<file path="flow/config.mk">
export PLATFORM = sky130hd
export DESIGN_NAME = top
export DESIGN_NICKNAME = top
export VERILOG_FILES = /design/flow/design.v
export SDC_FILE = /design/flow/constraint.sdc
export NUM_CORES = 4
export LEC_CHECK = 0
export ABC_AREA = 1
export CAP_MARGIN = 40
export CELL_PAD_IN_SITES_DETAIL_PLACEMENT = 2
export CELL_PAD_IN_SITES_GLOBAL_PLACEMENT = 0
export CORE_MARGIN = 6
export CORE_UTILIZATION = 17
export CTS_CLUSTER_DIAMETER = 380
export GPL_ROUTABILITY_DRIVEN = 0
export GPL_TIMING_DRIVEN = 0
export MAX_ROUTING_LAYER = met4
export PLACE_DENSITY_LB_ADDON = 0.05
export SETUP_SLACK_MARGIN = 0.24
export SLEW_MARGIN = 20
export TNS_END_PERCENT = 55
</file>
<file path="flow/constraint.sdc">
create_clock -name core_clock -period 5.28 [get_ports {clk}]
set_input_delay 1.0560 -clock core_clock [delete_from_list [all_inputs] [get_ports {clk}]]
set_output_delay 1.0560 -clock core_clock [all_outputs]
set_load 0.01 [all_outputs]
</file>
<file path="flow/design.v">
module control_unit(
    input clk, rst,
    output reg a_sel, b_sel, PP1_CE, PP2_CE, add, PR_CE, PI_CE
);
    parameter S1 = 3'b001,
              S2 = 3'b010,
              S3 = 3'b011,
              S4 = 3'b100,
              S5 = 3'b101;
    reg [2:0] state, next;
    always @(posedge clk or posedge rst) begin
        if (rst)
            state <= S1;
        else
            state <= next;
    end
    always @(*) begin
        next = S1;
        PP1_CE = 0;
        PP2_CE = 0;
        add = 0;
        PR_CE = 0;
        PI_CE = 0;
        a_sel = 0;
        b_sel = 0;
        case (state) 
            S1: begin
					if(!rst)
                next = S2;
                PP1_CE = 1;
            end
            S2: begin
                next = S3;
                a_sel = 1;
                b_sel = 1;					 
                PP2_CE = 1;
            end
            S3: begin
                next = S4;
                b_sel = 1;
                PP1_CE = 1;					
                add = 1;
                PR_CE = 1;
            end
            S4: begin
                next = S5;
                a_sel = 1;
                PP2_CE = 1;
            end
            S5: begin
                next = S1;
                PI_CE = 1;
            end
        endcase
    end
endmodule
module datapath(
    input clk, rst,
    input a_sel, b_sel, PP1_CE, PP2_CE, add, PR_CE, PI_CE,
    input [11:0] ar, ai, br, bi,
    output reg [23:0] Pr, Pi
);
    wire [11:0] a_mux, b_mux;
    reg [23:0] PP1, PP2, PPs;
    wire [23:0] pro;
    assign a_mux = a_sel ? ai : ar;
    assign b_mux = b_sel ? bi : br;
    assign pro = a_mux * b_mux;  
    always @(posedge clk or posedge rst) begin
        if (rst) begin
            PP1 <= 0;
            PP2 <= 0;
        end else begin
            if (PP1_CE) 
                PP1 <= pro;
            if (PP2_CE) 
                PP2 <= pro;
        end
    end
    always @(*) begin
        if (!add)
            PPs = PP1 + PP2;
        else
            PPs = PP1 - PP2;
    end
    always @(posedge clk or posedge rst) begin
        if (rst) begin
            Pr <= 0;
            Pi <= 0;
        end else begin
            if (PR_CE) 
                Pr <= PPs;
            if (PI_CE) 
                Pi <= PPs;
        end
    end
endmodule
module top(
    input rst, clk,
    input [11:0] ar, ai, br, bi,
    output [23:0] Pi, Pr
);
    wire PP1_CE, PP2_CE, a_sel, b_sel, add, PI_CE, PR_CE;
    control_unit uut1(
        .clk(clk),
        .rst(rst),
        .a_sel(a_sel),
        .b_sel(b_sel),
        .PP1_CE(PP1_CE),
        .PP2_CE(PP2_CE),
        .add(add),
        .PR_CE(PR_CE),
        .PI_CE(PI_CE)
    );
    datapath uut2(
        .clk(clk),
        .rst(rst),
        .a_sel(a_sel),
        .b_sel(b_sel),
        .PP1_CE(PP1_CE),
        .PP2_CE(PP2_CE),
        .add(add),
        .PR_CE(PR_CE),
        .PI_CE(PI_CE),
        .ar(ar),
        .ai(ai),
        .br(br),
        .bi(bi),
        .Pr(Pr),
        .Pi(Pi)
    );
endmodule
</file>
<file path="flow/run.sh">
#!/bin/bash
# the make line also repeats each setting of config.mk as NAME=value (left out here)
make -C /OpenROAD-flow-scripts/flow DESIGN_CONFIG=/design/flow/config.mk WORK_HOME=/design/flow/orfs CLKGATE_MAP_FILE= finish
</file>
==> results of run 1 <==
==> per-layer routing <==
metal	up-vias	track usage	part of all wire
met4	0	0.0245	0.015
met1	5292	0.152	0.43
met2	93	0.245	0.54
li1	5234	-	-
met5	-	-	0
met3	29	0.0112	0.017
==> cell type report <==
| cell class | count | area share |
|---|---|---|
| repair buffers | 217 | 0.137 |
| well taps | 855 | 0.0665 |
| flip-flops and latches | 101 | 0.157 |
| clock buffers | 11 | 0.0151 |
| inverters | 315 | 0.0771 |
| multi-input cells | 1136 | 0.530 |
| plain buffers | 29 | 0.0145 |
| clock inverters | 4 | 0.00303 |
==> stage by stage <==
stage          cells  cell area, um^2  hold WS, ps  worst slack, ps  utilization
6_report        2668            16100          446            -50.4        0.248
5_1_grt         2668            16100          456             -247        0.248
3_3_place_gp    2533            13500          383            -1250        0.209
3_5_place_dp    2536            13600          388            -1260        0.209
4_1_cts         2660            15800          440            -31.8        0.244
2_1_floorplan   1581            11500          373             90.9            -
==> repair_timing <==
item,in CTS,in global routing
buffers inserted,106,8
endpoints found under the setup margin,34,33
cloned,3,0
pin swaps,133,48
resized,360,50
==> flow_summary_export.csv, run 1 <==
group,metric,value,unit
flow_run,warnings,29,
detailed_routing,drt-pass1-iter-count,4,
layout,area_growth,42.9,%
setup_path,path_class,"input port to flip-flop",
sta,slew_violations,0,
sta,tightest_slew,745,ps
setup_path,r2r_slack,-20,ps
floorplanning,core,0.0649,mm^2
setup_path,worstRegToRegCells,24,
floorplanning,die_w,269,um
hold_path,holdPathStages,0,
synth,synthTopCellsByCount,"nand2_1 (507), inv_1 (304), nor2_1 (132)",
sta,rsz0062_at_grt,"yes",
layout,seqCellArea,0.00253,mm^2
synth,synth_seq_share,0.225,
floorplanning,initCoreUtil,0.173,
sta,final.setup.worst_slack,-50.4,ps
setup_path,start_kind,"input port",
setup_path,crit_buf_inv,8,
setup_path,timing.rr.end,"uut2.PP2[15]",
synth,top_area_cell,"dfrtp_1",
synth,yosys_cells,1581,
synth,ys_sh_mux,0,
detailed_routing,drt_iter0_markers,281,
hold_path,hold_end,"uut1.state[3]",
floorplanning,chipArea,0.0726,mm^2
detailed_routing,wl_per_cell,17.1,um
floorplanning,die_h,269,um
detailed_routing,antenna_left,0,
synth,synth_area_per_cell,7.12,um^2
setup_path,crit_arrival,5600,ps
clock_network,hold_buffers,0,
synth,async_flop_share,1.00,
setup_path,reg2reg_from,"uut1.state[2]",
setup_path,crit_fanout,4,
setup_path,crit_end,"uut2.PP2[15]",
clock_network,clk_transition_reported_paths,70,ps
synth,simple_gate_share,0.292,
setup_path,required,5550,ps
synth,compound_area_frac,0.0610,
detailed_routing,vias_per_cell,3.99,
floorplanning,row_count,93,
synth,edf_count,0,
setup_path,worstPathCellList,"buf_4 > inv_8 > o21ai_4 > buf_8 > buf_12 > nand2_4 > fa_1 > inv_2 > fa_1 > fa_1 > fa_1 > inv_1 > fa_1 > inv_2 > ha_4 > nand2_4 > nor2_4 > inv_2 > nor2_4 > a21oi_4 > or2_1 > nand3_1 > nand2_1",
clock_network,clk_path_buf_depth,2,
run_status,violations,"setup timing",
layout,fin_nets,2046,
clock_network,clk_latency,370,ps
layout,logic_area,0.00853,mm^2
placed_design,port_buffers,97,
grt,grt_pass1_wl,72400,um
synth,synth_top_cell_by_count,"nand2_1",
setup_path,crit_path_frequent_cell,"fa_1",
sta,slew_headroom,0.503,
grt,antenna_found_initial,0,
hold_path,min-delay-path-class,"flip-flop to flip-flop",
synth,floorplan.nets,1818,
setup_path,cp-startpoint,"bi[5]",
setup_path,max_stage_delay,570,ps
hold_path,hp-start,"uut1.state[1]",
synth,yosys-top-cells-area,"dfrtp_1 (22%), fa_1 (18%), nand2_1 (17%), inv_1 (10%), ha_1 (9.6%)",
sta,setup_viol,8,
grt,grt_pass1_vias,12400,
detailed_routing,drc_errors,0,
floorplanning,io_pins,98,
clock_network,htreeDepth,3,
detailed_routing,vias,10600,
placed_design,dpl.hpwl,37700,um
clock_network,cts_tree,"yes",
flow_run,cap_viol_max_count,0,
synth,yosys_warnings,2,
clock_network,cts_sinks,101,
sta,skew,8.17,ps
setup_path,cp_slowest_cell,"fa_1",
detailed_routing,wl,45700,um
clock_network,cts-root-buf,"clkbuf_16",
synth,synth_cell_type_count,41,
sta,fin_crit,5330,ps
run_status,outcome,"complete, but fails checks",
layout,fill_cells,7493,
grt,overflow,0,
grt,grt_max_degree,55,
sta,hold_viol,0,
synth,syn_inst,1581,
synth,ff_type,"dfrtp_1",
sta,setup_tns,-274,ps
synth,syn_area,0.0113,mm^2
sta,period_used_share,1.01,
synth,top_logic_kind,"simple AND/OR/NAND/NOR gates",
setup_path,path_depth,23,
sta,fmax,188,MHz
synth,synth.top_cell.area_share,0.222,
setup_path,crit_family,"adder cells",
clock_network,cts_made_buffers,9,
grt,track_usage,0.130,
synth,ys_area,0.0113,mm^2
detailed_routing,diodes,0,
setup_path,cp-end-kind,"flip-flop",
synth,synth-xor-area-share,0.0296,
synth,ys_ff,101,
synth,ys_sh_adder,0.275,
==> inputs of run 2 (changes only) <==
Settings changed: CAP_MARGIN 40 to 20, CELL_PAD_IN_SITES_DETAIL_PLACEMENT 2 to not set, CORE_MARGIN 6 to 2, CORE_UTILIZATION 17 to 70, CTS_CLUSTER_DIAMETER 380 to 51, CTS_CLUSTER_SIZE set to 82, GPL_ROUTABILITY_DRIVEN 0 to not set, GPL_TIMING_DRIVEN 0 to not set, MAX_ROUTING_LAYER met4 to not set, PLACE_DENSITY_LB_ADDON 0.05 to 0.28, SETUP_SLACK_MARGIN 0.24 to 0.29.
Clock period 5.28 ns to 5.4 ns, I/O delays scaled along.
==> flow_summary_export.csv, run 2 <==
group,metric,value,unit
run_status,outcome,"stopped before the end",
run_status,haltStage,"global routing (5_1_grt)",
run_status,error,"[ERROR GRT-0232] Routing congestion too high. Check the congestion heatmap in the GUI.",
synth,synth_area_per_cell,7.12,um^2
placed_design,place_ws,-694,ps
clock_network,hold_buffers,0,
placed_design,port_buffers,97,
clock_network,cts-root-buf,"clkbuf_16",
synth,top_logic_kind,"simple AND/OR/NAND/NOR gates",
synth,synth_top_cell_by_count,"nand2_1",
floorplanning,row_count,46,
synth,ys_sh_mux,0,
floorplanning,die_h,131,um
floorplanning,io_pins,98,
synth,yosys_cells,1581,
synth,synth_seq_share,0.225,
synth,simple_gate_share,0.292,
synth,synthTopCellsByCount,"nand2_1 (507), inv_1 (304), nor2_1 (132)",
synth,ys_ff,101,
synth,floorplan.nets,1818,
floorplanning,chipArea,0.0171,mm^2
synth,edf_count,0,
floorplanning,initCoreUtil,0.711,
synth,ys_area,0.0113,mm^2
floorplanning,core,0.0158,mm^2
synth,async_flop_share,1.00,
placed_design,routabilityCongestion,1.01,
clock_network,cts_made_buffers,9,
synth,synth-xor-area-share,0.0296,
synth,synth.top_cell.area_share,0.222,
floorplanning,die_w,131,um
grt,track_usage,0.829,
synth,yosys-top-cells-area,"dfrtp_1 (22%), fa_1 (18%), nand2_1 (17%), inv_1 (10%), ha_1 (9.6%)",
synth,ff_type,"dfrtp_1",
clock_network,clk_path_buf_depth,2,
synth,yosys_warnings,2,
synth,top_area_cell,"dfrtp_1",
grt,overflow,206,
synth,syn_area,0.0113,mm^2
synth,synth_cell_type_count,41,
placed_design,dpl.hpwl,26300,um
synth,syn_inst,1581,
clock_network,htreeDepth,3,
clock_network,cts_sinks,101,
synth,compound_area_frac,0.0610,
synth,ys_sh_adder,0.275,
## run 2: routing by layer
layer,GRT overflow,GRT usage
met3,3,0.694
met5,0,0.350
met2,124,0.986
met1,3,0.794
met4,76,0.902
## run 2: per-stage QoR
stage	hold slack (ps)	area [um^2]	TNS (ps)	std cells
floorplan	373	11500	0	1581
CTS	453	14500	0	2031
global placement	428	13400	-15670	1975
detailed placement	436	13400	-18520	1975
## run 2: repair_timing
item,in CTS
buffers inserted,40
pin swaps,103
endpoints found under the setup margin,32
gates cloned,0
resized,218
==> inputs of run 3 (changes only) <==
Settings changed: ABC_AREA 1 to not set, CELL_PAD_IN_SITES_GLOBAL_PLACEMENT 0 to not set, CORE_UTILIZATION 70 to 58, CTS_CLUSTER_DIAMETER 51 to not set, CTS_CLUSTER_SIZE 82 to not set, PLACE_DENSITY_LB_ADDON 0.28 to not set, SETUP_SLACK_MARGIN 0.29 to not set, TNS_END_PERCENT 55 to not set.
Clock period 5.4 ns to 3.68 ns, I/O delays scaled along.
==> flow_summary_export.csv, run 3 <==
group,metric,value,unit
setup_path,crit_buf_inv,8,
clock_network,cts_sinks,101,
synth,synth_top_cell_by_count,"nand2_1",
detailed_routing,wl_per_cell,17.9,um
sta,hold_viol,0,
synth,async_flop_share,1.00,
clock_network,cts-root-buf,"clkbuf_16",
grt,grt_pass1_wl,48800,um
layout,logic_area,0.00857,mm^2
setup_path,worstRegToRegCells,25,
synth,syn_area,0.0106,mm^2
clock_network,clk_latency,350,ps
setup_path,crit_end,"uut2.PP2[21]",
hold_path,min-delay-path-class,"flip-flop to flip-flop",
placed_design,place_ws,-2360,ps
clock_network,clk_transition_reported_paths,70,ps
detailed_routing,vias,9900,
setup_path,max_stage_delay,590,ps
hold_path,holdPathStages,2,
hold_path,hold_end,"uut2.PP1[13]",
floorplanning,row_count,49,
detailed_routing,drt-pass1-iter-count,5,
placed_design,routabilityCongestion,0.876,
clock_network,hold_buffers,0,
sta,period_used_share,1.54,
sta,fin_crit,5670,ps
flow_run,warnings,31,
synth,synth.top_cell.area_share,0.237,
synth,compound_area_frac,0.112,
detailed_routing,vias_per_cell,5.60,
synth,edf_count,0,
setup_path,path_class,"flip-flop to flip-flop",
setup_path,r2r_slack,-1990,ps
sta,rsz0062_at_grt,"yes",
floorplanning,core,0.0179,mm^2
sta,tightest_slew,705,ps
clock_network,clk_path_buf_depth,2,
sta,fmax,176,MHz
clock_network,cts_tree,"yes",
sta,setup_viol,47,
floorplanning,die_w,139,um
floorplanning,io_pins,98,
grt,overflow,0,
setup_path,crit_family,"adder cells",
setup_path,crit_path_frequent_cell,"fa_1",
setup_path,timing.rr.end,"uut2.PP2[21]",
layout,area_growth,46.0,%
sta,slew_headroom,0.530,
clock_network,cts_made_buffers,9,
setup_path,crit_arrival,5910,ps
detailed_routing,diodes,0,
placed_design,port_buffers,97,
synth,ys_sh_mux,0.0731,
detailed_routing,drc_errors,0,
placed_design,dpl.hpwl,22000,um
setup_path,reg2reg_from,"uut1.state[2]",
synth,yosys_cells,1213,
sta,setup_tns,-60560,ps
flow_run,cap_viol_max_count,0,
grt,antenna_found_initial,0,
synth,synthTopCellsByCount,"nand2_1 (222), inv_1 (159), fa_1 (101)",
detailed_routing,antenna_left,0,
floorplanning,die_h,139,um
sta,slew_violations,0,
setup_path,cp-end-kind,"flip-flop",
grt,grt_pass1_vias,10200,
run_status,violations,"setup timing",
sta,skew,11.7,ps
sta,final.setup.worst_slack,-1990,ps
synth,syn_inst,1213,
layout,fill_cells,988,
detailed_routing,wl,31600,um
setup_path,crit_fanout,7,
layout,fin_nets,1771,
synth,synth_cell_type_count,58,
setup_path,cp_slowest_cell,"fa_1",
synth,ff_type,"dfrtp_1",
setup_path,cp-startpoint,"uut1.state[2]",
synth,ys_ff,101,
synth,yosys_warnings,2,
synth,synth_seq_share,0.239,
run_status,outcome,"complete, but fails checks",
setup_path,path_depth,25,
synth,synth_area_per_cell,8.72,um^2
synth,top_area_cell,"dfrtp_1",
floorplanning,chipArea,0.0193,mm^2
grt,track_usage,0.310,
setup_path,start_kind,"flip-flop",
hold_path,hp-start,"uut2.PP1[13]",
synth,ys_sh_adder,0.293,
grt,grt_max_degree,58,
synth,ys_area,0.0106,mm^2
synth,synth-xor-area-share,0.0431,
synth,simple_gate_share,0.169,
synth,floorplan.nets,1450,
floorplanning,initCoreUtil,0.591,
setup_path,required,3920,ps
detailed_routing,drt_iter0_markers,484,
synth,top_logic_kind,"adder cells",
clock_network,htreeDepth,3,
layout,seqCellArea,0.00253,mm^2
synth,yosys-top-cells-area,"dfrtp_1 (24%), fa_1 (19%), ha_1 (10%), nand2_1 (7.9%), inv_1 (5.6%)",
run 3: cell type report:
cell class                      instances  area share
Inverter                              159      0.0388
Clock inverter                          5     0.00389
Clock buffer                           11      0.0157
Sequential cell                       101       0.164
Multi-Input combinational cell        914       0.556
Timing Repair Buffer                  349       0.203
Tap cell                              229      0.0186
run 3: timing repair:
action | CTS | global route
pin swaps | 47 | 67
setup buffers | 39 | 21
endpoints found under the setup margin | 56 | 60
gates cloned | 3 | 0
gates resized | 171 | 124
run 3: per-layer routing:
metal	global-route usage	routed length, um	vias up
li1	-	-	4620
met1	0.370	12500	4772
met2	0.555	15900	390
met3	0.0345	1450	118
met4	0.155	1690	0
met5	0	0	-
run 3: stage by stage:
step / hold WS (ps) / instances / util / area (um^2)
floorplan: 429 / 1213 / - / 11000
global placement: 456 / 1694 / 0.753 / 13500
detailed placement: 468 / 1694 / 0.753 / 13500
CTS: 483 / 1750 / 0.825 / 14800
global route: 500 / 1768 / 0.862 / 15400
finish: 477 / 1768 / 0.862 / 15400
==> inputs of run 4 (changes only) <==
Settings changed: ABC_AREA set to 1, CORE_UTILIZATION 58 to 72, CTS_CLUSTER_SIZE set to 99, PLACE_DENSITY set to 0.43.
Clock period 3.68 ns to 5.53 ns, I/O delays scaled along.
==> flow_summary_export.csv, run 4 <==
group,metric,value,unit
run_status,haltStage,"global routing (5_1_grt)",
floorplanning,die_w,129,um
grt,track_usage,0.594,
clock_network,cts_sinks,101,
floorplanning,core,0.0153,mm^2
synth,yosys_cells,1581,
run_status,outcome,"stopped before the end",
synth,synth-xor-area-share,0.0296,
floorplanning,die_h,129,um
placed_design,placed_cells,1967,
synth,synthTopCellsByCount,"nand2_1 (507), inv_1 (304), nor2_1 (132)",
synth,compound_area_frac,0.0610,
synth,top_logic_kind,"simple AND/OR/NAND/NOR gates",
synth,synth_area_per_cell,7.12,um^2
clock_network,clk_path_buf_depth,2,
synth,top_area_cell,"dfrtp_1",
run_status,error,"[ERROR GRT-0116] Global routing finished with congestion. Check the congestion regions in the DRC Viewer.",
synth,synth_cell_type_count,41,
floorplanning,row_count,45,
synth,syn_area,0.0113,mm^2
placed_design,placed_cell_area,0.0132,mm^2
synth,synth.top_cell.area_share,0.222,
placed_design,port_buffers,97,
synth,syn_inst,1581,
floorplanning,initCoreUtil,0.738,
synth,ys_sh_mux,0,
floorplanning,chipArea,0.0167,mm^2
placed_design,dpl.hpwl,26000,um
synth,ff_type,"dfrtp_1",
synth,edf_count,0,
synth,floorplan.nets,1818,
synth,ys_area,0.0113,mm^2
placed_design,place_ws,-680,ps
synth,ys_sh_adder,0.275,
synth,yosys_warnings,2,
synth,synth_top_cell_by_count,"nand2_1",
clock_network,htreeDepth,3,
placed_design,routabilityCongestion,1.02,
grt,overflow,2,
clock_network,cts-root-buf,"clkbuf_16",
synth,synth_seq_share,0.225,
clock_network,cts_made_buffers,9,
synth,ys_ff,101,
synth,yosys-top-cells-area,"dfrtp_1 (22%), fa_1 (18%), nand2_1 (17%), inv_1 (10%), ha_1 (9.6%)",
synth,simple_gate_share,0.292,
synth,async_flop_share,1.00,
floorplanning,io_pins,98,
run 4: through the flow:
| stage | util | hold slack (ps) |
|---|---|---|
| floorplan | - | 373 |
| global placement | 0.864 | 431 |
| detailed placement | 0.864 | 434 |
| CTS | 0.915 | 451 |
run 4: timing repair:
item / 4_1_cts
cloned: 0
pin swaps: 65
endpoints found under the setup margin: 28
resized: 105
hold endpoints to repair: 0
buffers inserted: 12
hold buffers: 0
run 4: layer usage:
metal	overflow	global-route usage
met1	0	0.574
met5	0	0
met4	0	0.602
met2	2	0.871
met3	0	0.335
==> inputs of run 5 (changes only) <==
Settings changed: ABC_AREA 1 to not set, CELL_PAD_IN_SITES_GLOBAL_PLACEMENT set to 1, CORE_UTILIZATION 72 to 40, CTS_CLUSTER_SIZE 99 to 100, GPL_ROUTABILITY_DRIVEN set to 1, HOLD_SLACK_MARGIN set to 0.23, PLACE_DENSITY 0.43 to not set, PLACE_DENSITY_LB_ADDON set to 0.29, SETUP_SLACK_MARGIN set to 0.48, SLEW_MARGIN 20 to 5.
Clock period 5.53 ns to 9.29 ns, I/O delays scaled along.
==> flow_summary_export.csv, run 5 <==
group,metric,value,unit
placed_design,routabilityCongestion,0.855,
setup_path,worstPathCellList,"clkdlybuf4s50_1 > mux2i_1 > nor2_1 > fa_1 > fa_1 > fa_1 > fa_1 > inv_1 > fa_1 > inv_1 > ha_1 > a21oi_1 > nand2_1 > a21o_1 > or3_1 > o21ai_0 > xor2_1 > o21ai_0",
flow_run,cap_viol_max_count,0,
detailed_routing,drt_iter0_markers,488,
layout,fin_nets,1529,
setup_path,crit_fanout,9,
synth,async_flop_share,1.00,
detailed_routing,diodes,0,
synth,simple_gate_share,0.169,
detailed_routing,drt-pass1-iter-count,5,
synth,ys_ff,101,
detailed_routing,vias,8340,
layout,fill_cells,2598,
floorplanning,initCoreUtil,0.407,
setup_path,path_depth,18,
clock_network,cts_setup_buffers,0,
setup_path,reg2reg_from,"uut1.state[2]",
sta,fin_crit,7390,ps
hold_path,min-delay-path-class,"flip-flop to flip-flop",
placed_design,dpl.hpwl,20700,um
sta,skew,9.56,ps
synth,synth-xor-area-share,0.0431,
grt,antenna_found_initial,0,
clock_network,htreeDepth,3,
synth,syn_inst,1213,
sta,setup_viol,0,
hold_path,hp-start,"uut1.state[1]",
clock_network,cts_tree,"yes",
hold_path,hold_end,"uut1.state[3]",
setup_path,timing.rr.end,"uut2.PP2[16]",
synth,synth_cell_type_count,58,
setup_path,path_class,"input port to flip-flop",
synth,floorplan.nets,1450,
setup_path,crit_arrival,7590,ps
setup_path,start_kind,"input port",
run_status,outcome,"no timing/DRC/antenna violations",
sta,hold_viol,0,
sta,setup_tns,0,ps
layout,final_cell_area,0.0122,mm^2
detailed_routing,wl_per_cell,15.5,um
clock_network,clk_latency,350,ps
grt,grt_pass1_vias,8420,
sta,final.setup.worst_slack,1900,ps
synth,yosys_cells,1213,
clock_network,clk_transition_reported_paths,70,ps
sta,rsz0062_at_grt,"no",
detailed_routing,vias_per_cell,5.11,
synth,edf_count,0,
floorplanning,io_pins,98,
synth,ys_sh_adder,0.293,
placed_design,placed_cell_area,0.0119,mm^2
floorplanning,chipArea,0.0277,mm^2
synth,ys_sh_mux,0.0731,
clock_network,cts_sinks,101,
detailed_routing,drc_errors,0,
grt,overflow,0,
synth,top_area_cell,"dfrtp_1",
synth,yosys-top-cells-area,"dfrtp_1 (24%), fa_1 (19%), ha_1 (10%), nand2_1 (7.9%), inv_1 (5.6%)",
placed_design,port_buffers,97,
setup_path,crit_path_frequent_cell,"fa_1",
grt,grt_max_degree,58,
setup_path,r2r_slack,2250,ps
setup_path,cp-end-kind,"flip-flop",
setup_path,cp-startpoint,"br[9]",
setup_path,cp_slowest_cell,"mux2i_1",
sta,period_used_share,0.796,
floorplanning,row_count,59,
clock_network,clk_path_buf_depth,2,
clock_network,cts-root-buf,"clkbuf_16",
synth,top_logic_kind,"adder cells",
grt,track_usage,0.189,
detailed_routing,wl,25300,um
floorplanning,core,0.0260,mm^2
flow_run,warnings,26,
clock_network,hold_buffers,0,
setup_path,required,9490,ps
setup_path,crit_family,"adder cells",
layout,utilization,0.469,
setup_path,crit_buf_inv,3,
sta,slew_headroom,0.243,
synth,syn_area,0.0106,mm^2
synth,ys_area,0.0106,mm^2
synth,synth_seq_share,0.239,
floorplanning,die_h,167,um
sta,slew_violations,0,
sta,fmax,135,MHz
grt,grt_pass1_wl,43200,um
floorplanning,die_w,167,um
synth,synth_top_cell_by_count,"nand2_1",
synth,synthTopCellsByCount,"nand2_1 (222), inv_1 (159), fa_1 (101)",
setup_path,crit_end,"uut2.PP2[16]",
layout,area_growth,15.2,%
sta,tightest_slew,1130,ps
clock_network,cts_resized,0,
synth,compound_area_frac,0.112,
synth,yosys_warnings,2,
detailed_routing,antenna_left,0,
setup_path,max_stage_delay,590,ps
synth,ff_type,"dfrtp_1",
placed_design,place_ws,1510,ps
hold_path,holdPathStages,0,
synth,synth_area_per_cell,8.72,um^2
clock_network,cts_made_buffers,9,
setup_path,worstRegToRegCells,19,
synth,synth.top_cell.area_share,0.237,
-- run 5: cell type report --
class	instances	area, um^2	area share
clock buffers	10	229	0.0188
well taps	335	419	0.0344
flip-flops and latches	101	2530	0.208
repair buffers	107	1050	0.0859
clock inverters	6	48.8	0.00401
multi-input cells	914	7310	0.600
inverters	159	599	0.0492
-- run 5: per-layer routing --
| metal | up-vias | global-route usage | share of wire |
|---|---|---|---|
| met5 | - | 0 | 0 |
| met4 | 0 | 0.0502 | 0.015 |
| met3 | 28 | 0.0147 | 0.028 |
| met2 | 170 | 0.321 | 0.47 |
| met1 | 4014 | 0.261 | 0.48 |
| li1 | 4128 | - | - |
-- run 5: metrics by stage --
step	instances	hold slack (ps)
4_1_cts	1632	460
5_1_grt	1632	475
2_1_floorplan	1213	367
3_5_place_dp	1616	443
6_report	1632	460
3_3_place_gp	1616	440
==> inputs of run 6 (changes only) <==
Settings changed: CELL_PAD_IN_SITES_GLOBAL_PLACEMENT 1 to not set, CORE_UTILIZATION 40 to 66, CTS_CLUSTER_DIAMETER set to 46, CTS_CLUSTER_SIZE 100 to not set, GPL_ROUTABILITY_DRIVEN 1 to not set, HOLD_SLACK_MARGIN 0.23 to not set, PLACE_DENSITY_LB_ADDON 0.29 to not set, SETUP_SLACK_MARGIN 0.48 to not set, SLEW_MARGIN 5 to 20.
Clock period 9.29 ns to 5.48 ns, I/O delays scaled along.
==> flow_summary_export.csv, run 6 <==
group,metric,value,unit
synth,yosys_cells,1213,
detailed_routing,antenna_left,0,
flow_run,warnings,33,
grt,grt_pass1_vias,10500,
synth,ys_ff,101,
sta,holdWs,497,ps
clock_network,hold_buffers,0,
synth,syn_inst,1213,
synth,synth_cell_type_count,58,
floorplanning,row_count,46,
clock_network,cts_tree,"yes",
synth,synth_top_cell_by_count,"nand2_1",
grt,grt-busiest-layer,"met2",
setup_path,crit_family,"adder cells",
setup_path,reg2reg_from,"uut1.state[2]",
detailed_routing,drt-pass1-iter-count,7,
setup_path,crit_arrival,6650,ps
setup_path,cp-startpoint,"uut1.state[2]",
layout,utilization,0.925,
setup_path,required,5710,ps
sta,final.setup.worst_slack,-940,ps
setup_path,crit_fanout,5,
setup_path,max_stage_delay,760,ps
synth,synth_area_per_cell,8.72,um^2
synth,top_area_cell,"dfrtp_1",
floorplanning,io_pins,98,
grt,track_usage,0.384,
grt,grt_max_degree,58,
floorplanning,die_w,131,um
detailed_routing,drt_iter0_markers,1539,
hold_path,hold_end,"uut2.Pi[17]",
detailed_routing,wl,44200,um
layout,area_growth,38.0,%
detailed_routing,drc_errors,0,
synth,async_flop_share,1.00,
synth,yosys_warnings,2,
setup_path,r2r_slack,-940,ps
clock_network,cts_sinks,101,
synth,synth_seq_share,0.239,
synth,yosys-top-cells-area,"dfrtp_1 (24%), fa_1 (19%), ha_1 (10%), nand2_1 (7.9%), inv_1 (5.6%)",
setup_path,crit_path_frequent_cell,"fa_1",
detailed_routing,vias_per_cell,6.87,
synth,syn_area,0.0106,mm^2
setup_path,path_depth,22,
synth,ys_area,0.0106,mm^2
clock_network,clk_latency,350,ps
sta,skew,13.0,ps
grt,grt.met2_usage,0.686,
setup_path,cp-end-kind,"flip-flop",
synth,synthTopCellsByCount,"nand2_1 (222), inv_1 (159), fa_1 (101)",
synth,ff_type,"dfrtp_1",
clock_network,clk_path_buf_depth,2,
clock_network,htreeDepth,3,
placed_design,port_buffers,97,
grt,antenna_found_initial,4,
flow_run,cap_viol_max_count,0,
sta,period_used_share,1.17,
setup_path,timing.rr.end,"uut2.PP1[20]",
synth,ys_sh_mux,0.0731,
grt,overflow,0,
clock_network,cts-root-buf,"clkbuf_16",
sta,fmax,156,MHz
grt,grt_use_met1,0.436,
synth,edf_count,0,
sta,fin_crit,6420,ps
synth,synth-xor-area-share,0.0431,
sta,slew_headroom,0.401,
floorplanning,chipArea,0.0170,mm^2
sta,slew_violations,0,
setup_path,path_class,"flip-flop to flip-flop",
synth,simple_gate_share,0.169,
synth,synth.top_cell.area_share,0.237,
run_status,violations,"setup timing",
layout,fin_nets,1715,
synth,top_logic_kind,"adder cells",
hold_path,hp-start,"uut2.Pi[17]",
setup_path,worstRegToRegCells,22,
synth,ys_sh_adder,0.293,
setup_path,crit_end,"uut2.PP1[20]",
sta,hold_viol,0,
clock_network,cts_made_buffers,9,
detailed_routing,wl_per_cell,26.0,um
floorplanning,die_h,131,um
placed_design,routabilityCongestion,0.928,
synth,floorplan.nets,1450,
layout,fill_cells,555,
grt,grt_pass1_wl,50900,um
sta,setup_viol,30,
setup_path,start_kind,"flip-flop",
setup_path,worstPathCellList,"nor2_4 > clkbuf_16 > mux2_4 > buf_12 > nand2_2 > fa_1 > fa_2 > inv_2 > fa_2 > fa_1 > inv_1 > fa_1 > inv_2 > ha_4 > nand3_1 > nand2_1 > a21o_1 > or3_4 > o21ai_4 > buf_6 > nor3_1 > nor3_1",
placed_design,dpl.hpwl,21800,um
sta,setup_tns,-19210,ps
hold_path,holdPathStages,2,
synth,compound_area_frac,0.112,
setup_path,crit_buf_inv,6,
run_status,outcome,"complete, but fails checks",
sta,tightest_slew,891,ps
grt,gr-usage-met3,0.0603,
detailed_routing,vias,11700,
floorplanning,core,0.0158,mm^2
clock_network,clk_transition_reported_paths,70,ps
setup_path,cp_slowest_cell,"fa_1",
hold_path,min-delay-path-class,"flip-flop to flip-flop",
floorplanning,initCoreUtil,0.670,
sta,rsz0062_at_grt,"yes",
## run 6: final cells by class
cell class	instances	area (um^2)	share of cell area
Multi-Input combinational cell	917	8350	0.572
Timing Repair Buffer	290	2550	0.175
Sequential cell	101	2530	0.173
Inverter	159	599	0.0411
Tap cell	216	270	0.0185
Clock buffer	9	225	0.0154
Clock inverter	7	56.3	0.00386
Antenna cell	1	2.50	0.000171
## run 6: through the flow
stage	std cells	cell area, um^2	worst slack, ps
4_1_cts	1670	13800	-72.3
3_5_place_dp	1621	13000	-880
5_1_grt	1700	14600	-897
2_1_floorplan	1213	10800	-203
3_3_place_gp	1621	13000	-744
6_report	1700	14600	-940
## run 6: metal layers
metal | routed length [um] | vias up
met3 | 5890 | 599
li1 | - | 4495
met2 | 19500 | 1226
met1 | 13400 | 5361
met5 | 78 | -
met4 | 5350 | 6
## run 6: what timing repair did
item | CTS | global route
setup buffers | 30 | 28
cloned | 3 | 4
setup endpoints to repair | 26 | 26
pin swaps | 51 | 53
gates resized | 191 | 149
==> inputs of run 7 (changes only) <==
Settings changed: ABC_AREA set to 1, CTS_CLUSTER_DIAMETER 46 to 51, CTS_CLUSTER_SIZE set to 73.
Clock period 5.48 ns to 6.22 ns, I/O delays scaled along.
==> flow_summary_export.csv, run 7 <==
group,metric,value,unit
run_status,outcome,"no timing/DRC/antenna violations",
synth,yosys_cells,1581,
layout,final_cells,1933,
synth,edf_count,0,
synth,ys_sh_mux,0,
layout,area_growth,15.7,%
synth,synth-xor-area-share,0.0296,
synth,ys_ff,101,
synth,top_area_cell,"dfrtp_1",
setup_path,reg2reg_from,"uut1.state[2]",
sta,period_used_share,0.951,
hold_path,min-delay-path-class,"flip-flop to flip-flop",
layout,fill_cells,1252,
floorplanning,chipArea,0.0181,mm^2
layout,seqCellArea,0.00253,mm^2
clock_network,htreeDepth,3,
synth,async_flop_share,1.00,
synth,simple_gate_share,0.292,
detailed_routing,wl_per_cell,14.7,um
synth,yosys-top-cells-area,"dfrtp_1 (22%), fa_1 (18%), nand2_1 (17%), inv_1 (10%), ha_1 (9.6%)",
sta,fmax,169,MHz
clock_network,clk_transition_reported_paths,80,ps
setup_path,worstRegToRegCells,22,
detailed_routing,antenna_left,0,
clock_network,cts-root-buf,"clkbuf_16",
floorplanning,io_pins,98,
setup_path,cp-startpoint,"ai[6]",
clock_network,hold_buffers,0,
floorplanning,die_w,135,um
clock_network,clk_path_buf_depth,2,
synth,compound_area_frac,0.0610,
sta,tightest_slew,985,ps
grt,grt-busiest-layer,"met2",
setup_path,crit_arrival,6150,ps
setup_path,crit_fanout,4,
detailed_routing,drt_iter0_markers,554,
synth,ys_sh_adder,0.275,
setup_path,path_class,"input port to flip-flop",
synth,yosys_warnings,2,
setup_path,worstPathCellList,"clkdlybuf4s50_1 > inv_1 > o21ai_2 > buf_4 > nand2_1 > fa_1 > inv_1 > fa_1 > fa_1 > fa_1 > inv_1 > fa_1 > inv_1 > ha_1 > a21oi_1 > nor2_1 > nor2_2 > nor2_1 > nor2_1 > nand3b_1 > nand3_1 > nand2_1",
grt,gr-usage-met3,0.0327,
grt,track_usage,0.336,
setup_path,required,6460,ps
setup_path,path_depth,22,
flow_run,cap_viol_max_count,0,
sta,final.setup.worst_slack,308,ps
synth,syn_inst,1581,
clock_network,cts_tree,"yes",
floorplanning,core,0.0166,mm^2
synth,synth_cell_type_count,41,
grt,antenna_found_initial,0,
setup_path,max_stage_delay,540,ps
sta,setup_viol,0,
floorplanning,row_count,47,
sta,setup_tns,0,ps
clock_network,cts_made_buffers,9,
synth,ys_area,0.0113,mm^2
clock_network,clk_latency,360,ps
sta,fin_crit,5910,ps
floorplanning,die_h,135,um
setup_path,cp-end-kind,"flip-flop",
hold_path,hp-start,"uut1.state[1]",
placed_design,port_buffers,97,
setup_path,crit_buf_inv,6,
synth,floorplan.nets,1818,
setup_path,timing.rr.end,"uut2.PP1[17]",
grt,grt_use_met1,0.372,
detailed_routing,diodes,0,
setup_path,crit_end,"uut2.PP1[17]",
layout,fin_nets,1945,
placed_design,routabilityCongestion,1.01,
setup_path,cp_slowest_cell,"fa_1",
synth,synth.top_cell.area_share,0.222,
hold_path,holdPathStages,0,
setup_path,crit_family,"adder cells",
synth,synth_top_cell_by_count,"nand2_1",
synth,syn_area,0.0113,mm^2
grt,grt_pass1_wl,48600,um
placed_design,place_ws,-52.4,ps
detailed_routing,drt-pass1-iter-count,6,
grt,overflow,0,
setup_path,r2r_slack,640,ps
flow_run,warnings,28,
sta,skew,11.8,ps
clock_network,cts_sinks,101,
synth,synthTopCellsByCount,"nand2_1 (507), inv_1 (304), nor2_1 (132)",
detailed_routing,vias_per_cell,5.37,
synth,ff_type,"dfrtp_1",
setup_path,crit_path_frequent_cell,"fa_1",
clock_network,cts_setup_buffers,0,
layout,logic_area,0.00741,mm^2
detailed_routing,vias,10400,
synth,top_logic_kind,"simple AND/OR/NAND/NOR gates",
placed_design,placed_cells,1917,
grt,grt_pass1_vias,10700,
sta,slew_headroom,0.343,
floorplanning,initCoreUtil,0.677,
grt,grt_max_degree,53,
synth,synth_area_per_cell,7.12,um^2
setup_path,start_kind,"input port",
detailed_routing,wl,28500,um
sta,slew_violations,0,
hold_path,hold_end,"uut1.state[3]",
placed_design,dpl.hpwl,23700,um
sta,hold_viol,0,
detailed_routing,drc_errors,0,
grt,grt.met2_usage,0.630,
synth,synth_seq_share,0.225,
run 7: metrics by stage:
step,cell area [um^2],utilization,hold WS [ps]
floorplan,11300,-,373
global placement,12700,0.765,428
detailed placement,12700,0.765,430
CTS,13000,0.782,447
global route,13000,0.782,457
finish,13000,0.782,448
run 7: area by class of cell:
| cell class | instances | share of cell area |
|---|---|---|
| well taps | 220 | 0.0211 |
| inverters | 315 | 0.0910 |
| repair buffers | 145 | 0.102 |
| clock inverters | 7 | 0.00490 |
| clock buffers | 9 | 0.0173 |
| flip-flops and latches | 101 | 0.194 |
| multi-input cells | 1136 | 0.569 |
run 7: repair_timing:
action                                  in CTS  in global routing
endpoints found under the hold margin        0                  0
gates resized                                0                  1
endpoints found under the setup margin       0                  4
run 7: metal layers:
layer	vias to the layer above	wire length [um]
met5	-	0
met1	4836	10900
li1	5045	-
met4	0	1590
met3	115	1140
met2	389	14900
==> inputs of run 8 (changes only) <==
Settings changed: CORE_UTILIZATION 66 to 64, CTS_CLUSTER_DIAMETER 51 to not set, CTS_CLUSTER_SIZE 73 to not set, PLACE_DENSITY set to 0.43.
Clock period 6.22 ns to 4.87 ns, I/O delays scaled along.
==> flow_summary_export.csv, run 8 <==
group,metric,value,unit
synth,synth_cell_type_count,41,
layout,fin_nets,2076,
grt,grt_pass1_wl,55300,um
sta,fin_crit,5430,ps
synth,yosys_cells,1581,
layout,final_cell_area,0.0153,mm^2
synth,ys_area,0.0113,mm^2
sta,tightest_slew,1020,ps
setup_path,max_stage_delay,570,ps
layout,area_growth,35.4,%
detailed_routing,wl_per_cell,19.8,um
sta,rsz0062_at_grt,"yes",
synth,edf_count,0,
placed_design,placed_cell_area,0.0136,mm^2
sta,final.setup.worst_slack,-562,ps
synth,syn_inst,1581,
detailed_routing,vias_per_cell,5.87,
clock_network,clk_latency,370,ps
synth,ys_ff,101,
clock_network,clk_transition_reported_paths,80,ps
clock_network,cts_sinks,101,
synth,yosys_warnings,2,
setup_path,crit_family,"adder cells",
grt,grt_use_met1,0.381,
detailed_routing,drt_iter0_markers,872,
run_status,outcome,"complete, but fails checks",
setup_path,timing.rr.end,"uut2.PP1[19]",
detailed_routing,drc_errors,0,
setup_path,crit_fanout,8,
hold_path,min-delay-path-class,"flip-flop to flip-flop",
sta,period_used_share,1.12,
synth,yosys-top-cells-area,"dfrtp_1 (22%), fa_1 (18%), nand2_1 (17%), inv_1 (10%), ha_1 (9.6%)",
floorplanning,initCoreUtil,0.653,
clock_network,cts_made_buffers,9,
placed_design,dpl.hpwl,24900,um
grt,grt.met2_usage,0.709,
placed_design,port_buffers,97,
sta,skew,11.9,ps
setup_path,r2r_slack,-560,ps
synth,synth.top_cell.area_share,0.222,
sta,hold_viol,0,
setup_path,path_class,"flip-flop to flip-flop",
detailed_routing,vias,12200,
grt,gr-usage-met3,0.0619,
synth,synth-xor-area-share,0.0296,
setup_path,crit_buf_inv,7,
detailed_routing,wl,41000,um
synth,ff_type,"dfrtp_1",
grt,grt-busiest-layer,"met2",
hold_path,hold_end,"uut1.state[3]",
setup_path,cp-startpoint,"uut1.state[2]",
floorplanning,die_w,137,um
run_status,violations,"setup timing",
clock_network,clk_path_buf_depth,2,
synth,top_logic_kind,"simple AND/OR/NAND/NOR gates",
setup_path,cp_slowest_cell,"fa_1",
setup_path,start_kind,"flip-flop",
hold_path,hp-start,"uut1.state[1]",
floorplanning,chipArea,0.0187,mm^2
setup_path,reg2reg_from,"uut1.state[2]",
synth,compound_area_frac,0.0610,
placed_design,place_ws,-1090,ps
hold_path,holdPathStages,0,
setup_path,path_depth,26,
clock_network,cts_tree,"yes",
sta,holdWs,471,ps
floorplanning,row_count,48,
clock_network,cts-root-buf,"clkbuf_16",
setup_path,crit_end,"uut2.PP1[19]",
grt,overflow,0,
setup_path,required,5130,ps
synth,floorplan.nets,1818,
sta,setup_tns,-12740,ps
sta,fmax,184,MHz
detailed_routing,drt-pass1-iter-count,8,
setup_path,worstRegToRegCells,26,
sta,slew_headroom,0.321,
synth,simple_gate_share,0.292,
synth,synth_seq_share,0.225,
grt,track_usage,0.383,
detailed_routing,antenna_left,0,
floorplanning,io_pins,98,
setup_path,cp-end-kind,"flip-flop",
setup_path,crit_arrival,5690,ps
grt,antenna_found_initial,1,
floorplanning,die_h,137,um
synth,syn_area,0.0113,mm^2
sta,slew_violations,0,
synth,synthTopCellsByCount,"nand2_1 (507), inv_1 (304), nor2_1 (132)",
floorplanning,core,0.0172,mm^2
synth,ys_sh_adder,0.275,
synth,ys_sh_mux,0,
flow_run,warnings,31,
flow_run,cap_viol_max_count,0,
grt,grt_pass1_vias,11800,
clock_network,htreeDepth,3,
placed_design,routabilityCongestion,0.934,
grt,grt_max_degree,76,
sta,setup_viol,32,
synth,synth_top_cell_by_count,"nand2_1",
synth,top_area_cell,"dfrtp_1",
synth,synth_area_per_cell,7.12,um^2
synth,async_flop_share,1.00,
## run 8: layer usage
layer  vias to the layer above  routed length, um
li1                       5314                  -
met1                      5646              13100
met2                       820              20200
met3                       377               3200
met4                         0               4530
met5                         -                  0
## run 8: cell type report
class                   count  area (um^2)
repair buffers            276         2540
multi-input cells        1136         8350
well taps                 225          282
inverters                 315         1230
clock buffers               9          225
diodes                      1         2.50
clock inverters             7         91.3
flip-flops and latches    101         2530
fillers                   857         1990
## run 8: through the flow
stage | instances | utilization
floorplan | 1581 | -
global placement | 1998 | 0.790
detailed placement | 1998 | 0.790
CTS | 2055 | 0.852
global route | 2070 | 0.885
finish | 2070 | 0.885
## run 8: repair_timing
action,in CTS,in global routing
resized,225,115
pin swaps,108,59
setup endpoints to repair,34,34
buffers inserted,41,13
gates cloned,0,1
hold buffers,0,0
==> inputs of run 9 (changes only) <==
Settings changed: ABC_AREA 1 to not set, CORE_UTILIZATION 64 to 40, PLACE_DENSITY 0.43 to not set.
Clock period 4.87 ns to 9.43 ns, I/O delays scaled along.
==> flow_summary_export.csv, run 9 <==
group,metric,value,unit
sta,rsz0062_at_grt,"no",
clock_network,cts_made_buffers,9,
clock_network,cts_tree,"yes",
clock_network,htreeDepth,3,
layout,fin_nets,1527,
setup_path,required,9660,ps
synth,synthTopCellsByCount,"nand2_1 (222), inv_1 (159), fa_1 (101)",
sta,setup_tns,0,ps
synth,ff_type,"dfrtp_1",
floorplanning,chipArea,0.0277,mm^2
clock_network,cts_sinks,101,
setup_path,start_kind,"input port",
clock_network,clk_path_buf_depth,2,
detailed_routing,drt-pass1-iter-count,5,
sta,hold_viol,0,
synth,yosys-top-cells-area,"dfrtp_1 (24%), fa_1 (19%), ha_1 (10%), nand2_1 (7.9%), inv_1 (5.6%)",
setup_path,crit_path_frequent_cell,"fa_1",
synth,ys_ff,101,
clock_network,clk_transition_reported_paths,70,ps
setup_path,cp_slowest_cell,"mux2i_1",
detailed_routing,diodes,0,
setup_path,path_depth,18,
sta,tightest_slew,866,ps
clock_network,cts-root-buf,"clkbuf_16",
run_status,outcome,"no timing/DRC/antenna violations",
layout,area_growth,15.6,%
detailed_routing,wl,28400,um
sta,fmax,132,MHz
setup_path,crit_end,"uut2.PP2[16]",
synth,top_area_cell,"dfrtp_1",
floorplanning,io_pins,98,
synth,synth_top_cell_by_count,"nand2_1",
detailed_routing,antenna_left,0,
setup_path,crit_fanout,9,
setup_path,r2r_slack,2700,ps
placed_design,place_ws,1570,ps
clock_network,cts_setup_buffers,0,
setup_path,crit_family,"adder cells",
detailed_routing,vias_per_cell,5.33,
layout,utilization,0.470,
synth,simple_gate_share,0.169,
setup_path,worstRegToRegCells,19,
synth,synth.top_cell.area_share,0.237,
floorplanning,initCoreUtil,0.407,
synth,ys_sh_adder,0.293,
grt,grt_pass1_vias,8585,
grt,overflow,0,
hold_path,hold_end,"uut1.state[3]",
synth,floorplan.nets,1450,
sta,slew_headroom,0.406,
floorplanning,row_count,59,
grt,grt_max_degree,58,
synth,ys_area,0.0106,mm^2
synth,async_flop_share,1.00,
detailed_routing,drt_iter0_markers,555,
flow_run,cap_viol_max_count,0,
synth,edf_count,0,
synth,top_logic_kind,"adder cells",
sta,holdWs,454,ps
synth,synth-xor-area-share,0.0431,
synth,syn_area,0.0106,mm^2
floorplanning,die_h,167,um
clock_network,cts_resized,0,
synth,compound_area_frac,0.112,
sta,final.setup.worst_slack,1860,ps
setup_path,worstPathCellList,"clkdlybuf4s50_1 > mux2i_1 > nor2_1 > fa_1 > fa_1 > fa_1 > fa_1 > inv_1 > fa_1 > inv_1 > ha_1 > a21oi_1 > nand2_1 > a21o_1 > or3_1 > o21ai_0 > xor2_1 > o21ai_0",
placed_design,dpl.hpwl,23000,um
synth,ys_sh_mux,0.0731,
floorplanning,die_w,167,um
detailed_routing,drc_errors,0,
setup_path,timing.rr.end,"uut2.PP2[16]",
synth,yosys_warnings,2,
setup_path,crit_buf_inv,3,
placed_design,routabilityCongestion,0.979,
sta,fin_crit,7570,ps
floorplanning,core,0.0260,mm^2
sta,slew_violations,0,
synth,synth_cell_type_count,58,
detailed_routing,wl_per_cell,17.4,um
flow_run,warnings,26,
sta,skew,10.6,ps
synth,syn_inst,1213,
synth,yosys_cells,1213,
detailed_routing,vias,8684,
sta,period_used_share,0.803,
synth,synth_seq_share,0.239,
grt,grt_pass1_wl,45700,um
grt,track_usage,0.205,
grt,antenna_found_initial,0,
hold_path,holdPathStages,0,
clock_network,clk_latency,360,ps
setup_path,reg2reg_from,"uut1.state[2]",
clock_network,hold_buffers,0,
hold_path,min-delay-path-class,"flip-flop to flip-flop",
setup_path,max_stage_delay,690,ps
synth,synth_area_per_cell,8.72,um^2
setup_path,path_class,"input port to flip-flop",
setup_path,crit_arrival,7800,ps
hold_path,hp-start,"uut1.state[1]",
setup_path,cp-startpoint,"br[9]",
sta,setup_viol,0,
placed_design,port_buffers,97,
setup_path,cp-end-kind,"flip-flop",
[run 9: per-stage QoR]
| step | std cells | instance area [um^2] |
|---|---|---|
| floorplan | 1213 | 10600 |
| detailed placement | 1614 | 11900 |
| CTS | 1630 | 12200 |
| global route | 1630 | 12200 |
| global placement | 1614 | 11900 |
| finish | 1630 | 12200 |
[run 9: per-layer routing]
metal / wire length (um) / track usage / vias to the layer above
met3: 1250 / 0.0223 / 54
li1: - / - / 4120
met2: 13600 / 0.351 / 313
met1: 12700 / 0.269 / 4197
met5: 0 / 0 / -
met4: 869 / 0.0727 / 0
[run 9: final cells by class]
class	count	area, um^2
Clock inverter	7	111
Tap cell	335	419
Fill cell	2563	13800
Timing Repair Buffer	105	1030
Inverter	159	599
Clock buffer	9	225
Multi-Input combinational cell	914	7310
Sequential cell	101	2530
==> inputs of run 10 (changes only) <==
Settings changed: ABC_AREA set to 1, CELL_PAD_IN_SITES_GLOBAL_PLACEMENT set to 3, CORE_UTILIZATION 40 to 39, CTS_CLUSTER_DIAMETER set to 234, CTS_CLUSTER_SIZE set to 95, PLACE_DENSITY_LB_ADDON set to 0.05, SETUP_SLACK_MARGIN set to 0.58, TNS_END_PERCENT set to 55.
Clock period 9.43 ns to 5.28 ns, I/O delays scaled along.
==> flow_summary_export.csv, run 10 <==
group,metric,value,unit
setup_path,r2r_slack,100,ps
sta,skew,10.5,ps
synth,synth_top_cell_by_count,"nand2_1",
flow_run,cap_viol_max_count,0,
clock_network,cts_sinks,101,
synth,syn_inst,1581,
sta,tightest_slew,1000,ps
grt,track_usage,0.216,
clock_network,cts_made_buffers,9,
setup_path,path_depth,22,
layout,utilization,0.541,
grt,antenna_found_initial,0,
synth,ys_ff,101,
floorplanning,die_h,174,um
synth,syn_area,0.0113,mm^2
floorplanning,initCoreUtil,0.394,
setup_path,crit_buf_inv,7,
setup_path,crit_path_frequent_cell,"fa_1",
floorplanning,io_pins,98,
clock_network,htreeDepth,3,
setup_path,required,5520,ps
sta,slew_headroom,0.332,
hold_path,holdPathStages,0,
sta,final.setup.worst_slack,64.5,ps
synth,ys_sh_adder,0.275,
synth,simple_gate_share,0.292,
detailed_routing,wl_per_cell,14.2,um
synth,ys_sh_mux,0,
sta,period_used_share,0.988,
synth,yosys_warnings,2,
layout,final_cell_area,0.0155,mm^2
setup_path,start_kind,"input port",
hold_path,hold_end,"uut1.state[3]",
clock_network,clk_transition_reported_paths,70,ps
synth,yosys_cells,1581,
floorplanning,chipArea,0.0302,mm^2
synth,top_logic_kind,"simple AND/OR/NAND/NOR gates",
detailed_routing,wl,31900,um
placed_design,placed_cell_area,0.0138,mm^2
synth,yosys-top-cells-area,"dfrtp_1 (22%), fa_1 (18%), nand2_1 (17%), inv_1 (10%), ha_1 (9.6%)",
synth,async_flop_share,1.00,
floorplanning,core,0.0285,mm^2
hold_path,hp-start,"uut1.state[1]",
synth,ff_type,"dfrtp_1",
detailed_routing,vias,10400,
layout,fill_cells,2870,
clock_network,cts-root-buf,"clkbuf_16",
grt,grt_pass1_wl,52200,um
sta,fmax,192,MHz
synth,synth.top_cell.area_share,0.222,
synth,top_area_cell,"dfrtp_1",
placed_design,place_ws,-803,ps
placed_design,port_buffers,97,
synth,synth_area_per_cell,7.12,um^2
setup_path,cp_slowest_cell,"fa_1",
setup_path,timing.rr.end,"uut2.PP1[22]",
flow_run,warnings,30,
setup_path,worstPathCellList,"buf_2 > inv_2 > o21ai_4 > buf_12 > buf_6 > nand2_2 > fa_1 > inv_1 > fa_1 > inv_2 > fa_1 > fa_1 > fa_1 > inv_2 > ha_4 > a21o_1 > a21oi_2 > nand2_2 > nand2_2 > nand4_1 > nand3_2 > nand2_1",
sta,setup_viol,0,
detailed_routing,drt-pass1-iter-count,5,
placed_design,dpl.hpwl,26200,um
synth,edf_count,0,
placed_design,placed_cells,2157,
grt,grt_pass1_vias,10700,
layout,final_cells,2251,
synth,synth_seq_share,0.225,
detailed_routing,antenna_left,0,
detailed_routing,diodes,0,
clock_network,clk_path_buf_depth,2,
run_status,outcome,"no timing/DRC/antenna violations",
floorplanning,die_w,174,um
sta,rsz0062_at_grt,"yes",
setup_path,cp-end-kind,"flip-flop",
setup_path,worstRegToRegCells,21,
hold_path,min-delay-path-class,"flip-flop to flip-flop",
setup_path,max_stage_delay,530,ps
layout,fin_nets,2099,
clock_network,clk_latency,350,ps
setup_path,crit_end,"uut2.PP1[22]",
clock_network,cts_tree,"yes",
synth,synth_cell_type_count,41,
sta,setup_tns,0,ps
synth,floorplan.nets,1818,
detailed_routing,vias_per_cell,4.61,
layout,area_growth,37.3,%
detailed_routing,drt_iter0_markers,406,
setup_path,crit_fanout,4,
floorplanning,row_count,62,
setup_path,cp-startpoint,"ai[6]",
synth,compound_area_frac,0.0610,
sta,slew_violations,0,
detailed_routing,drc_errors,0,
sta,fin_crit,5220,ps
placed_design,routabilityCongestion,0.860,
grt,overflow,0,
sta,holdWs,457,ps
setup_path,path_class,"input port to flip-flop",
sta,hold_viol,0,
synth,synth-xor-area-share,0.0296,
grt,grt_max_degree,53,
setup_path,crit_arrival,5460,ps
synth,ys_area,0.0113,mm^2
synth,synthTopCellsByCount,"nand2_1 (507), inv_1 (304), nor2_1 (132)",
setup_path,crit_family,"adder cells",
setup_path,reg2reg_from,"uut1.state[2]",
[run 10: area by class of cell]
cell class / instances / area (um^2) / area share
sequential: 101 / 2530 / 0.164
clock buffer: 10 / 229 / 0.0148
inverter: 315 / 1230 / 0.0797
clock inverter: 6 / 65.1 / 0.00421
tap: 384 / 480 / 0.0311
timing repair buffer: 299 / 2620 / 0.169
multi-input combinational: 1136 / 8300 / 0.537
[run 10: what timing repair did]
item,CTS,global route
endpoints found under the setup margin,36,36
gates cloned,0,1
resized,238,90
hold buffers,0,0
setup buffers,61,16
pin swaps,115,67
[run 10: metal layers]
metal / GRT usage / part of all wire
met1: 0.238 / 0.41
met2: 0.428 / 0.53
met3: 0.0129 / 0.019
met4: 0.0903 / 0.040
met5: 0 / 0
==> inputs of run 11 (changes only) <==
Settings changed: ABC_AREA 1 to not set, CELL_PAD_IN_SITES_GLOBAL_PLACEMENT 3 to not set, CORE_UTILIZATION 39 to 58, CTS_CLUSTER_DIAMETER 234 to 361, CTS_CLUSTER_SIZE 95 to 21, MAX_ROUTING_LAYER set to met4, PLACE_DENSITY_LB_ADDON 0.05 to not set, SETUP_SLACK_MARGIN 0.58 to -0.16, TNS_END_PERCENT 55 to not set.
Clock period 5.28 ns to 5.83 ns, I/O delays scaled along.
==> flow_summary_export.csv, run 11 <==
group,metric,value,unit
sta,final.setup.worst_slack,-83.0,ps
synth,synth_seq_share,0.239,
sta,fmax,169,MHz
synth,top_area_cell,"dfrtp_1",
setup_path,max_stage_delay,570,ps
detailed_routing,vias,9543,
setup_path,r2r_slack,50,ps
detailed_routing,antenna_left,0,
synth,yosys_warnings,2,
synth,floorplan.nets,1450,
setup_path,crit_arrival,6140,ps
detailed_routing,drc_errors,0,
hold_path,min-delay-path-class,"flip-flop to flip-flop",
synth,ff_type,"dfrtp_1",
synth,compound_area_frac,0.112,
sta,rsz0062_at_grt,"yes",
setup_path,worstRegToRegCells,28,
setup_path,crit_family,"adder cells",
run_status,outcome,"complete, but fails checks",
layout,area_growth,32.7,%
flow_run,warnings,30,
synth,simple_gate_share,0.169,
detailed_routing,drt-pass1-iter-count,5,
layout,utilization,0.783,
floorplanning,die_h,139,um
placed_design,dpl.hpwl,24400,um
setup_path,worstPathCellList,"clkdlybuf4s50_1 > mux2_2 > and2_1 > fa_2 > fa_2 > fa_2 > fa_1 > inv_1 > fa_1 > inv_2 > ha_4 > a21oi_2 > o21ai_1 > buf_4 > nand2_2 > o311ai_4 > buf_4 > a31oi_2 > xnor2_1 > mux2_2",
detailed_routing,drt_iter0_markers,489,
synth,ys_sh_adder,0.293,
detailed_routing,wl,30500,um
synth,top_logic_kind,"adder cells",
synth,synth_area_per_cell,8.72,um^2
clock_network,clk_latency,340,ps
clock_network,cts-root-buf,"clkbuf_16",
setup_path,start_kind,"input port",
sta,hold_viol,0,
synth,syn_area,0.0106,mm^2
detailed_routing,diodes,0,
hold_path,holdPathStages,2,
setup_path,crit_buf_inv,5,
sta,skew,9.91,ps
synth,synth.top_cell.area_share,0.237,
synth,edf_count,0,
clock_network,cts_tree,"yes",
synth,ys_sh_mux,0.0731,
grt,grt_max_degree,58,
placed_design,routabilityCongestion,0.985,
sta,fin_crit,5910,ps
flow_run,cap_viol_max_count,0,
grt,antenna_found_initial,0,
sta,tightest_slew,663,ps
synth,yosys_cells,1213,
detailed_routing,wl_per_cell,18.0,um
layout,logic_area,0.00784,mm^2
sta,holdWs,475,ps
grt,overflow,0,
grt,track_usage,0.324,
setup_path,path_class,"input port to flip-flop",
floorplanning,die_w,139,um
synth,yosys-top-cells-area,"dfrtp_1 (24%), fa_1 (19%), ha_1 (10%), nand2_1 (7.9%), inv_1 (5.6%)",
floorplanning,chipArea,0.0193,mm^2
sta,period_used_share,1.01,
layout,fill_cells,1263,
hold_path,hp-start,"uut2.PP1[2]",
setup_path,cp-startpoint,"bi[10]",
setup_path,required,6060,ps
sta,slew_headroom,0.558,
placed_design,port_buffers,97,
clock_network,cts_made_buffers,9,
clock_network,cts_sinks,101,
clock_network,clk_path_buf_depth,2,
setup_path,timing.rr.end,"uut2.PP1[17]",
layout,seqCellArea,0.00253,mm^2
floorplanning,initCoreUtil,0.591,
setup_path,cp_slowest_cell,"fa_2",
synth,ys_area,0.0106,mm^2
floorplanning,row_count,49,
setup_path,crit_fanout,5,
clock_network,htreeDepth,3,
grt,grt_pass1_wl,48300,um
synth,synth_cell_type_count,58,
grt,grt_pass1_vias,9820,
clock_network,hold_buffers,0,
setup_path,path_depth,20,
setup_path,crit_end,"uut2.PP1[17]",
setup_path,crit_path_frequent_cell,"fa_2",
synth,ys_ff,101,
layout,fin_nets,1695,
sta,setup_viol,11,
sta,slew_violations,0,
synth,synth_top_cell_by_count,"nand2_1",
synth,async_flop_share,1.00,
clock_network,clk_transition_reported_paths,70,ps
hold_path,hold_end,"uut2.PP1[2]",
setup_path,reg2reg_from,"uut1.state[2]",
synth,syn_inst,1213,
run_status,violations,"setup timing",
synth,synth-xor-area-share,0.0431,
synth,synthTopCellsByCount,"nand2_1 (222), inv_1 (159), fa_1 (101)",
setup_path,cp-end-kind,"flip-flop",
detailed_routing,vias_per_cell,5.64,
floorplanning,io_pins,98,
floorplanning,core,0.0179,mm^2
## run 11: area by class of cell
type                    count  share of cell area
clock buffers              12              0.0183
well taps                 229              0.0204
clock inverters             4             0.00393
multi-input cells         914               0.559
repair buffers            273               0.175
flip-flops and latches    101               0.180
inverters                 159              0.0427
## run 11: layer usage
metal  wire length [um]  vias to the layer above  track usage
li1                   -                     4469            -
met1              11800                     4631        0.361
met2              15700                      336        0.579
met3               1200                      107       0.0262
met4               1860                        0        0.173
met5                  0                        -            -
## run 11: metrics by stage
stage / worst slack, ps / TNS (ps) / cells / instance area, um^2
after global placement: -943 / -15990 / 1654 / 12900
final: -83.0 / -484 / 1692 / 14000
after global routing: -210 / -3250 / 1692 / 14000
after detailed placement: -899 / -17230 / 1654 / 12900
after CTS: -224 / -2330 / 1682 / 13600
after floorplan: -146 / -1040 / 1213 / 10600
## run 11: timing repair
action / in CTS / in global routing
setup buffers: 15 / 14
setup endpoints to repair: 18 / 26
pin swaps: 30 / 39
resized: 62 / 99
endpoints found under the hold margin: 0 / 0
